== lagoon ==
// x_corr
module x_corr #(parameter xi_bits = 12,
                parameter xq_bits = 12,
                parameter yi_bits = 12,
                parameter yq_bits = 12,
                parameter i_bits = 31,
                parameter q_bits = 31,
                parameter length = 102,
                parameter length_counter_bits = 7,
                parameter out_max_bits = 62
                )
   (input clk,
    input                              rst,
    output                             s_axis_tready,
    input [xi_bits - 1:0]              xi,
    input [xq_bits - 1:0]              xq,
    input [yi_bits - 1:0]              yi,
    input [yq_bits - 1:0]              yq,
    input                              m_axis_tvalid,
    input                              m_axis_tready,
    output [out_max_bits - 1:0]        out_max,
    output [length_counter_bits - 1:0] index,
    output                             s_axis_tvalid
    );
Size: about 690 flip-flops, about 120 I/O pins, roughly 0.13 sq mm of cells after synthesis.
export LEC_CHECK = 0
export ABC_AREA = 1
export CAP_MARGIN = 20
export CORE_MARGIN = 2
export CORE_UTILIZATION = 72
export CTS_CLUSTER_DIAMETER = 57
export PLACE_DENSITY_LB_ADDON = 0.18
export SETUP_SLACK_MARGIN = 0.69
export SLEW_MARGIN = 20
create_clock -name core_clock -period 6.76 [get_ports {clk}]
run.sh (not shown) runs the stock make flow with config.mk's settings and CLKGATE_MAP_FILE=.
Tool error GRT-0232 stopped lagoon during global routing (5_1_grt); no final results.
Input changes introduced in zinc (baseline for comparison: lagoon):
# lagoon
export LEC_CHECK = 0
export ABC_AREA = 1
export CAP_MARGIN = 20
export CORE_MARGIN = 2
export CORE_UTILIZATION = 72
export CTS_CLUSTER_DIAMETER = 57
export PLACE_DENSITY_LB_ADDON = 0.18
export SETUP_SLACK_MARGIN = 0.69
export SLEW_MARGIN = 20
create_clock -name core_clock -period 6.76 [get_ports {clk}]
# zinc
export LEC_CHECK = 0
export CAP_MARGIN = 20
export CORE_MARGIN = 2
export CORE_UTILIZATION = 19
export SLEW_MARGIN = 20
create_clock -name core_clock -period 9.08 [get_ports {clk}]
==> results <==
zinc completed end to end with timing, DRC and antenna clean.
lagoon did not finish: a tool error stopped it during global routing (5_1_grt).
Per the comparison of zinc with lagoon, number of buffers inserted during clock tree synthesis went down by 19, multiplexer share of the synthesized area rose by 2.1 points, core utilization at floorplan -54 points, distinct cell type count after synthesis increased by 42 relative to the old numbers.
zinc vs. lagoon: synthesized area went down 8.3%, arithmetic-cell share of the synthesized area counting full adders, half adders and majority gates picked up an extra 4.2 points.
Diff lagoon -> zinc: H-tree depth comparable, area of the core now larger, routability-driven placement congestion ratio fell 14%, post-detailed-placement cell area went down, number of instances in the synthesized netlist shows a reduction of 24%.
Relative to zinc, the following input files were edited for pepper:
# zinc
export LEC_CHECK = 0
export CAP_MARGIN = 20
export CORE_MARGIN = 2
export CORE_UTILIZATION = 19
export SLEW_MARGIN = 20
create_clock -name core_clock -period 9.08 [get_ports {clk}]
# pepper
export LEC_CHECK = 0
export CAP_MARGIN = 20
export CORE_MARGIN = 2
export CORE_UTILIZATION = 58
export HOLD_SLACK_MARGIN = 0.29
export MAX_ROUTING_LAYER = met4
export SETUP_SLACK_MARGIN = -0.64
export SLEW_MARGIN = 20
create_clock -name core_clock -period 7.63 [get_ports {clk}]
Status for pepper and zinc: clean finish in zinc only. Changes observed in pepper relative to zinc: final design area excluding fillers picked up an extra about 1.2%; average vias per placed instance went up about 35%. Across both runs, clock network fraction of total power was higher for pepper than for zinc. When pepper is set beside zinc, its setup slack turns out to be 870 ps smaller. Going from zinc to pepper, the non-clock buffer count was found to have gone up by about 230%. pepper: total power is 23% higher than what zinc reported. Detailed route, pepper vs zinc: via total higher for pepper. pepper vs zinc, worst slew slack as a fraction of its limit went down by 2.2 points. Summary of pepper over zinc: largest stage delay on the critical path lost 310 ps, clock-buffer cell count picked up an extra 28%, die size lost about 70%.
### pepper -> amber
# pepper
export LEC_CHECK = 0
export CAP_MARGIN = 20
export CORE_MARGIN = 2
export CORE_UTILIZATION = 58
export HOLD_SLACK_MARGIN = 0.29
export MAX_ROUTING_LAYER = met4
export SETUP_SLACK_MARGIN = -0.64
export SLEW_MARGIN = 20
create_clock -name core_clock -period 7.63 [get_ports {clk}]
# amber
export LEC_CHECK = 0
export ABC_AREA = 1
export CAP_MARGIN = 20
export CORE_MARGIN = 2
export CORE_UTILIZATION = 72
export CTS_CLUSTER_DIAMETER = 398
export CTS_CLUSTER_SIZE = 100
export SLEW_MARGIN = 20
export TNS_END_PERCENT = 10
create_clock -name core_clock -period 2.02 [get_ports {clk}]
==> comparison <==
- amber terminated abnormally: global routing (5_1_grt) reported GRT-0232.
- Going from pepper to amber, post-synthesis cell area now larger; area share of fa/ha/maj cells after synthesis moved down; worst slack at placement went down.
- Post-synthesis compound-gate area fraction on amber is down relative to pepper.
- Summary: with pepper as the reference, post-synthesis chip area from yosys in amber moved up by a little under 10%.
- The lower vertical die dimension of amber and pepper is in amber.
- Comparing amber and pepper, the higher synthesized-area fraction occupied by xor and xnor cells was measured on pepper.
- Die size: amber lower than pepper
## Diff of input files: juniper against amber
# amber
export LEC_CHECK = 0
export ABC_AREA = 1
export CAP_MARGIN = 20
export CORE_MARGIN = 2
export CORE_UTILIZATION = 72
export CTS_CLUSTER_DIAMETER = 398
export CTS_CLUSTER_SIZE = 100
export SLEW_MARGIN = 20
export TNS_END_PERCENT = 10
create_clock -name core_clock -period 2.02 [get_ports {clk}]
# juniper
export LEC_CHECK = 0
export CAP_MARGIN = 20
export CORE_MARGIN = 2
export CORE_UTILIZATION = 72
export CTS_CLUSTER_DIAMETER = 57
export SETUP_SLACK_MARGIN = 1.18
export SLEW_MARGIN = 20
create_clock -name core_clock -period 6.76 [get_ports {clk}]
--- outcome ---
- juniper finished all stages; layout check result: FAIL, due to negative setup slack.
- The instance area after placement of juniper falls short of that of amber by 11%.
- Summed instance area of the synthesized netlist: juniper vs amber down about 8%
- In juniper the routability congestion estimate turned out about 6% lower than in amber.
- Going from amber to juniper, average footprint of a synthesized cell grew by more than 10%.
- juniper vs. amber: share of synthesized cell area in and, or, nand and nor gates went down by 5.7 points.
- [juniper] post-synthesis compound-gate area fraction rose 1.3 points relative to amber
- Going from amber to juniper, count of different cell masters after synthesis grows by 42.
- Where die area is concerned, amber is outperformed by juniper.
- Re yosys stat chip area: amber and juniper aren't equal, and the higher value belongs to amber.
- Adder-cell area share of the yosys netlist, amber and juniper, higher one = juniper.
Power is estimated from default activity; no workload was simulated.
